red:
==> flow/design.v (excerpt) <==
module comparator_latch #
(
  parameter n_to_response_time = -1038,
  parameter p_to_response_time = -1020,
  parameter const_response_time = 1285,
  parameter n_to_tau = -1248,
  parameter p_to_tau = 1037,
  parameter const_tau = 1042,
  parameter n_to_response_time_lh = -1752,
  parameter p_to_response_time_lh = -1006,
  parameter const_response_time_lh = 1185,
  parameter n_to_tau_lh = 1131,
  parameter p_to_tau_lh = -1115,
  parameter const_tau_lh = 1529
)
(
  input clk,
  input reset,
  input sys_clk,
  input [15-1:0] n,
  input [15-1:0] p,
  output [35-1:0] out
);
Settings: LEC_CHECK=0, CAP_MARGIN=20, CORE_MARGIN=2, CORE_UTILIZATION=66, CTS_CLUSTER_SIZE=64, SETUP_SLACK_MARGIN=3.72, SLEW_MARGIN=20; clock period 13.9 ns.
run.sh (not shown) runs the stock make flow with config.mk's settings and CLKGATE_MAP_FILE=.
Nothing crashed in red and all stages finished; the problem is that the final layout failed, the offending checks being setup timing.
### red -> blue
Settings: CORE_UTILIZATION changed from 66 to 72; SETUP_SLACK_MARGIN changed from 3.72 to 3.96; CTS_CLUSTER_DIAMETER newly set to 370; PLACE_DENSITY_LB_ADDON newly set to 0.04; CAP_MARGIN changed from 20 to 0.
==> comparison <==
- Taking red as the reference point, the final cycle utilization of the critical path of blue rises by 8.7 points.
- Nothing crashed in blue and all stages finished; the problem is that the final layout failed, the offending checks being setup timing.
- Max final-layout fill cell count across blue and red: red
- The post-CTS repair timing setup buffer count in blue is 1.2 times that in red.
- Going from red to blue, utilization after layout +8.7 points; global-route usage increased 8.8 points.


== wip/tundra ==
comparator_latch again, from the RTL that the note above started with.
Settings: LEC_CHECK=0, ABC_AREA=0, CAP_MARGIN=20, CELL_PAD_IN_SITES_DETAIL_PLACEMENT=0, CORE_ASPECT_RATIO=1.31, CORE_MARGIN=2, CORE_UTILIZATION=66, CTS_CLUSTER_SIZE=51, GPL_TIMING_DRIVEN=1, MIN_ROUTING_LAYER=met1, SETUP_SLACK_MARGIN=0.74, SLEW_MARGIN=20; clock period 13.8 ns.
wip/tundra finished every stage; the final checks, however, were not passed, the failures being negative setup slack.
What wip/ember does differently from wip/tundra at the input level:
Settings: CTS_CLUSTER_SIZE changed from 51 to 37; CORE_ASPECT_RATIO changed from 1.31 to 0.61; CTS_CLUSTER_DIAMETER newly set to 90; CORE_UTILIZATION changed from 66 to 72.
Notes after the runs:
In wip/ember the implementation ran to completion but is not tape-out ready, as the final checks report negative setup slack.
From the logs: wip/tundra reached the end of the flow and failed the layout checks with negative setup slack.
Flip-flop and latch count after synthesis came out exactly the same in wip/tundra and wip/ember.
The run showing the greater filler cell count in the final layout is wip/tundra.
| data required time at the worst endpoint | wip/ember vs wip/tundra | 0.04 ns higher |
What wip/ember reported for tapcell count has to be multiplied by 1.10 to get the figure for wip/tundra.
Compared with wip/tundra, wip/ember shows largest stage delay on the critical path lower by 0.08 ns.
Die: wip/ember smaller than wip/tundra
#### Input delta (wip/nickel over wip/ember)
Settings: changing CTS_CLUSTER_SIZE from 37 to 66; changing CORE_UTILIZATION from 72 to 66; removing CTS_CLUSTER_DIAMETER (formerly 90).
==> results <==
- Summary — tap cell count, wip/nickel relative to wip/ember: higher, by 79.
- What the final checks of wip/ember revealed, after a flow that finished every stage, was a layout that fails on negative setup slack.
- Although wip/nickel finished all stages, its layout failed final checks on negative setup slack.
- Area of the core region on wip/nickel is up relative to wip/ember.
- In the metrics for wip/nickel and wip/ember, the one carrying the lower total of plain and repair buffers excluding clock buffers is wip/nickel.


v46:
comparator_latch again, from the RTL that the note above started with.
clock: 20.1 ns
lec_check: 0
abc_area: 0
cap_margin: 20
cell_pad_in_sites_detail_placement: 0
core_aspect_ratio: 0.61
core_margin: 10
core_utilization: 25
cts_cluster_size: 66
gpl_timing_driven: 0
min_routing_layer: met2
place_density_lb_addon: 0.07
setup_slack_margin: 1.73
slew_margin: 20
Layout checks on v46: not met. Flow itself completed; violations: setup timing.
#### Input delta (v45 over v46)
Settings: CORE_UTILIZATION now 55, was 25; MIN_ROUTING_LAYER now met1, was met2; CTS_CLUSTER_DIAMETER now 80, previously not set.
Notes after the runs:
Summary — placement-stage cell area, v45 relative to v46: lower, by 3.9%.
Relative to v46, the non-clock buffer count of v45 is lower by about 26%.
v45 -> v46: hold violation count in the final report delta 0, exact match
Sum of negative setup slack: v45 and v46 compared, higher one is v45
v45 completed end to end; final checks failed (setup timing).
From v46 to v45, number of H-tree levels did not move at all.
n[3] as the startpoint of the most critical setup path was reported by v46, and n[4] by v45.
Compared v45 vs v46, and wire length is down in v45.
The layout-stage area growth over the synthesis result reported for v45 is smaller than that of v46 by 6.2 points.
v45 vs. v46: routed via count now sits lower; hold slack now sits at about the same level; area share of buffers outside the clock network now sits lower.
[inputs] v4 vs v45
Settings: CORE_ASPECT_RATIO changed from 0.61 to 1.74; SETUP_SLACK_MARGIN changed from 1.73 to -1.75.
[summary]
Status v4: flow complete, layout not clean - setup timing. Compared v4 vs v45, and diode insertion count for antenna repair is down in v4. v45 → v4: path length in cells of the critical path saw an increase; number of filler instances in the final layout up 4.8%; combinational fraction of the cell area increased 0.32 points; area share of buffers outside the clock network decreased by 0.54 points relative to the old numbers; slew at the pin with the worst max-slew slack -0.019 ns. Looking only at post-CTS setup-driven buffer insertion count, and setting everything else aside, the lower value of v4 and v45 goes to v4. v4 ends up with a worst slew slack as a fraction of its limit that is 0.75 points higher than in v45.
Setup changes, v4 to v50
Settings: swapping 55 for 25 in CORE_UTILIZATION; swapping 80 for 158 in CTS_CLUSTER_DIAMETER; swapping 0 for 1 in GPL_TIMING_DRIVEN; swapping 1.74 for 0.61 in CORE_ASPECT_RATIO; putting TNS_END_PERCENT at 10 where nothing was set; swapping -1.75 for -1.6 in SETUP_SLACK_MARGIN.
Notes after the runs:
The layout from v50, despite a flow that completed every stage, fails the layout checks, with the failing checks listed as setup timing. Delta(initial cell density of the core, v50 - v4) < 0. Number of violations reported at the end of detailed-routing iteration 0 went up by more than a quarter going from v4 to v50. Between v50 and v4, it is v50 whose clock-buffer cell count is lower, by 1. For the wire length on met2, v50 came in 13 mm lower than v4 did. Cmp v50 and v4 / setup total negative slack / higher: v50. Going from v4 to v50, die span in x went up 360 um; worst hold margin held; worst setup slack moved up; portion of the layout cell area used by clock cells held.
